==> 09-24 <==
==> flow/design.v <==
module non_restoring_divider #(
    parameter DATA_WIDTH = 32
) (
    input  logic                    clk_i,
    input  logic                    clk_en_i,
    input  logic                    rst_n_i,
    input  logic [DATA_WIDTH - 1:0] dividend_i,
    input  logic [DATA_WIDTH - 1:0] divisor_i,
    input  logic                    data_valid_i,
    output logic [DATA_WIDTH - 1:0] quotient_o,
    output logic [DATA_WIDTH - 1:0] remainder_o,
    output logic                    divide_by_zero_o,
    output logic                    data_valid_o,
    output logic                    idle_o
);
    localparam COUNTER_WIDTH = $clog2(DATA_WIDTH);
    typedef enum logic [1:0] {IDLE, DIVIDE, RESTORE} fsm_state_t;
    typedef struct packed {
        logic                    rem_sign;
        logic [DATA_WIDTH - 1:0] remainder;
        logic [DATA_WIDTH - 1:0] quotient;
    } result_t;
    fsm_state_t state_CRT, state_NXT;
        always_ff @(posedge clk_i) begin : state_register
            if (!rst_n_i) begin
                state_CRT <= IDLE;
            end else if (clk_en_i) begin
                state_CRT <= state_NXT;
            end
        end : state_register
    result_t partial_CRT, partial_NXT;
    logic [DATA_WIDTH - 1:0] divisor_CRT, divisor_NXT;
        always_ff @(posedge clk_i) begin : datapath_register
            if (clk_en_i) begin
                partial_CRT <= partial_NXT;
                divisor_CRT <= divisor_NXT;
            end
        end : datapath_register
    logic [COUNTER_WIDTH - 1:0] iter_count_CRT, iter_count_NXT;
        always_ff @(posedge clk_i) begin : counter 
            if (clk_en_i) begin
                iter_count_CRT <= iter_count_NXT;
            end
        end : counter 
    logic divide_by_zero_CRT, divide_by_zero_NXT;
        always_ff @(posedge clk_i) begin : status_register
            if (!rst_n_i) begin
                divide_by_zero_CRT <= 1'b0;
            end else if (clk_en_i) begin
                divide_by_zero_CRT <= divide_by_zero_NXT;
            end
        end : status_register
    result_t pair_shifted;
        always_comb begin : fsm_logic 
            divide_by_zero_NXT = divide_by_zero_CRT;
            iter_count_NXT = iter_count_CRT;
            partial_NXT = partial_CRT;
            divisor_NXT = divisor_CRT;
            state_NXT = state_CRT;
            pair_shifted = 'b0;
            remainder_o = partial_CRT.remainder;
            data_valid_o = 1'b0;
            idle_o = 1'b0;
            case (state_CRT) 
                IDLE: begin 
                    if (data_valid_i) begin
                        state_NXT = DIVIDE;
                    end
                    divide_by_zero_NXT = (divisor_i == '0);
                    partial_NXT.rem_sign = 1'b0;
                    partial_NXT.quotient = dividend_i;
                    partial_NXT.remainder = '0;
                    divisor_NXT = divisor_i;
                    iter_count_NXT = '0;
                    idle_o = 1'b1;
                end
                DIVIDE: begin
                    state_NXT = (iter_count_CRT == (DATA_WIDTH - 1)) ? RESTORE : state_CRT;
                    iter_count_NXT = iter_count_CRT + 1;
                    pair_shifted = partial_CRT << 1; 
                    if (partial_CRT.rem_sign) begin
                        {partial_NXT.rem_sign, partial_NXT.remainder} = {pair_shifted.rem_sign, pair_shifted.remainder} + divisor_CRT;
                    end else begin
                        {partial_NXT.rem_sign, partial_NXT.remainder} = {pair_shifted.rem_sign, pair_shifted.remainder} - divisor_CRT;
                    end
                    partial_NXT.quotient = {pair_shifted.quotient[DATA_WIDTH - 1:1], !partial_NXT.rem_sign};
                end
                RESTORE: begin
                    state_NXT = IDLE;
                    data_valid_o = 1'b1;
                    idle_o = 1'b0;
                    if (partial_CRT.rem_sign) begin
                        {partial_NXT.rem_sign, partial_NXT.remainder} = {partial_CRT.rem_sign, partial_CRT.remainder} + divisor_CRT;
                    end
                    remainder_o = partial_NXT.remainder;
                end
            endcase
        end : fsm_logic
    assign quotient_o = partial_CRT.quotient;
    assign divide_by_zero_o = divide_by_zero_CRT;
endmodule
==> flow/run.sh <==
#!/bin/bash
# the make line also repeats each setting of config.mk as NAME=value (left out here)
make -C /OpenROAD-flow-scripts/flow DESIGN_CONFIG=/design/flow/config.mk WORK_HOME=/design/flow/orfs CLKGATE_MAP_FILE= finish
==> flow/config.mk <==
export PLATFORM = sky130hd
export DESIGN_NAME = non_restoring_divider
export DESIGN_NICKNAME = non_restoring_divider
export VERILOG_FILES = /design/flow/design.v
export SDC_FILE = /design/flow/constraint.sdc
export NUM_CORES = 4
export LEC_CHECK = 0
export ABC_AREA = 1
export CAP_MARGIN = 20
export CORE_ASPECT_RATIO = 0.5
export CORE_MARGIN = 2
export CORE_UTILIZATION = 72
export CTS_CLUSTER_DIAMETER = 280
export CTS_CLUSTER_SIZE = 97
export SETUP_SLACK_MARGIN = 0.99
export SLEW_MARGIN = 20
export TNS_END_PERCENT = 10
==> flow/constraint.sdc <==
create_clock -name core_clock -period 4.5 [get_ports {clk_i}]
set_input_delay 0.9000 -clock core_clock [delete_from_list [all_inputs] [get_ports {clk_i}]]
set_output_delay 0.9000 -clock core_clock [all_outputs]
set_load 0.01 [all_outputs]
==> inputs of 07-01, as changes to 09-24 <==
==> flow/config.mk (replaced) <==
export PLATFORM = sky130hd
export DESIGN_NAME = non_restoring_divider
export DESIGN_NICKNAME = non_restoring_divider
export VERILOG_FILES = /design/flow/design.v
export SDC_FILE = /design/flow/constraint.sdc
export NUM_CORES = 4
export LEC_CHECK = 0
export CAP_MARGIN = 20
export CORE_MARGIN = 2
export CORE_UTILIZATION = 68
export CTS_CLUSTER_SIZE = 36
export HOLD_SLACK_MARGIN = -0.04
export SLEW_MARGIN = 20
==> flow/constraint.sdc (replaced) <==
create_clock -name core_clock -period 4.19 [get_ports {clk_i}]
set_input_delay 0.8380 -clock core_clock [delete_from_list [all_inputs] [get_ports {clk_i}]]
set_output_delay 0.8380 -clock core_clock [all_outputs]
set_load 0.01 [all_outputs]
==> inputs of 03-26, as changes to 09-24 <==
--- a/flow/config.mk
+++ b/flow/config.mk
@@ -9,9 +9,7 @@
 export CAP_MARGIN = 20
-export CORE_ASPECT_RATIO = 0.5
 export CORE_MARGIN = 2
-export CORE_UTILIZATION = 72
-export CTS_CLUSTER_DIAMETER = 280
-export CTS_CLUSTER_SIZE = 97
-export SETUP_SLACK_MARGIN = 0.99
+export CORE_UTILIZATION = 68
+export CTS_CLUSTER_DIAMETER = 247
+export CTS_CLUSTER_SIZE = 22
+export SETUP_SLACK_MARGIN = 0.85
 export SLEW_MARGIN = 20
-export TNS_END_PERCENT = 10
==> flow/constraint.sdc (replaced) <==
create_clock -name core_clock -period 2.99 [get_ports {clk_i}]
set_input_delay 0.5980 -clock core_clock [delete_from_list [all_inputs] [get_ports {clk_i}]]
set_output_delay 0.5980 -clock core_clock [all_outputs]
set_load 0.01 [all_outputs]
==> inputs of 05-13, as changes to 09-24 <==
==> flow/config.mk (replaced) <==
export PLATFORM = sky130hd
export DESIGN_NAME = non_restoring_divider
export DESIGN_NICKNAME = non_restoring_divider
export VERILOG_FILES = /design/flow/design.v
export SDC_FILE = /design/flow/constraint.sdc
export NUM_CORES = 4
export LEC_CHECK = 0
export CAP_MARGIN = 20
export CELL_PAD_IN_SITES_DETAIL_PLACEMENT = 2
export CORE_MARGIN = 2
export CORE_UTILIZATION = 64
export SLEW_MARGIN = 20
==> flow/constraint.sdc (replaced) <==
create_clock -name core_clock -period 6.0 [get_ports {clk_i}]
set_input_delay 1.2000 -clock core_clock [delete_from_list [all_inputs] [get_ports {clk_i}]]
set_output_delay 1.2000 -clock core_clock [all_outputs]
set_load 0.01 [all_outputs]
==> qor summary <==
                                                                                                   05-13                 07-01                      09-24                      03-26
Result of the run                                                              aborted with a tool error       failed layout checks  aborted with a tool error  aborted with a tool error
Failing step                                                                          detailed placement                     -             global routing       clock tree synthesis
Reasons for failing layout checks                                                                      -  negative setup slack                          -                          -
Starting density of the core                                                                       0.657                 0.692                      0.738                      0.699
Total instance count after detailed placement                                                          -                  1250                       1959                       2102
Area share, top type                                                                               0.352                 0.352                      0.286                      0.286
Summed standard-cell area reported by yosys                                                     8700 µm²              8700 µm²                  10700 µm²                  10700 µm²
TritonCTS Buffers                                                                                      -                     9                          9                          -
Cell with the most instances after synthesis                                                           -                     -                    nand2_1                    nand2_1
Floorplan core area                                                                            13200 µm²             12600 µm²                  14500 µm²                  15300 µm²
Area fraction in full adders, half adders and majority gates                                       0.102                 0.102                     0.0833                     0.0833
Net count after synthesis                                                                           1071                  1071                       1818                       1818
Basic-gate share of the synthesized area counting and, or, nand and nor cells                      0.147                 0.147                      0.381                      0.381
Placement Cell Area                                                                                    -             10500 µm²                  12000 µm²                  13400 µm²
Post-detail-place hpwl                                                                                 -               19.2 mm                    26.2 mm                    29.8 mm
Number of buffers between clock root and the deepest sink                                              -                     2                          2                          -
Mapped Area                                                                                     8700 µm²              8700 µm²                  10700 µm²                  10700 µm²
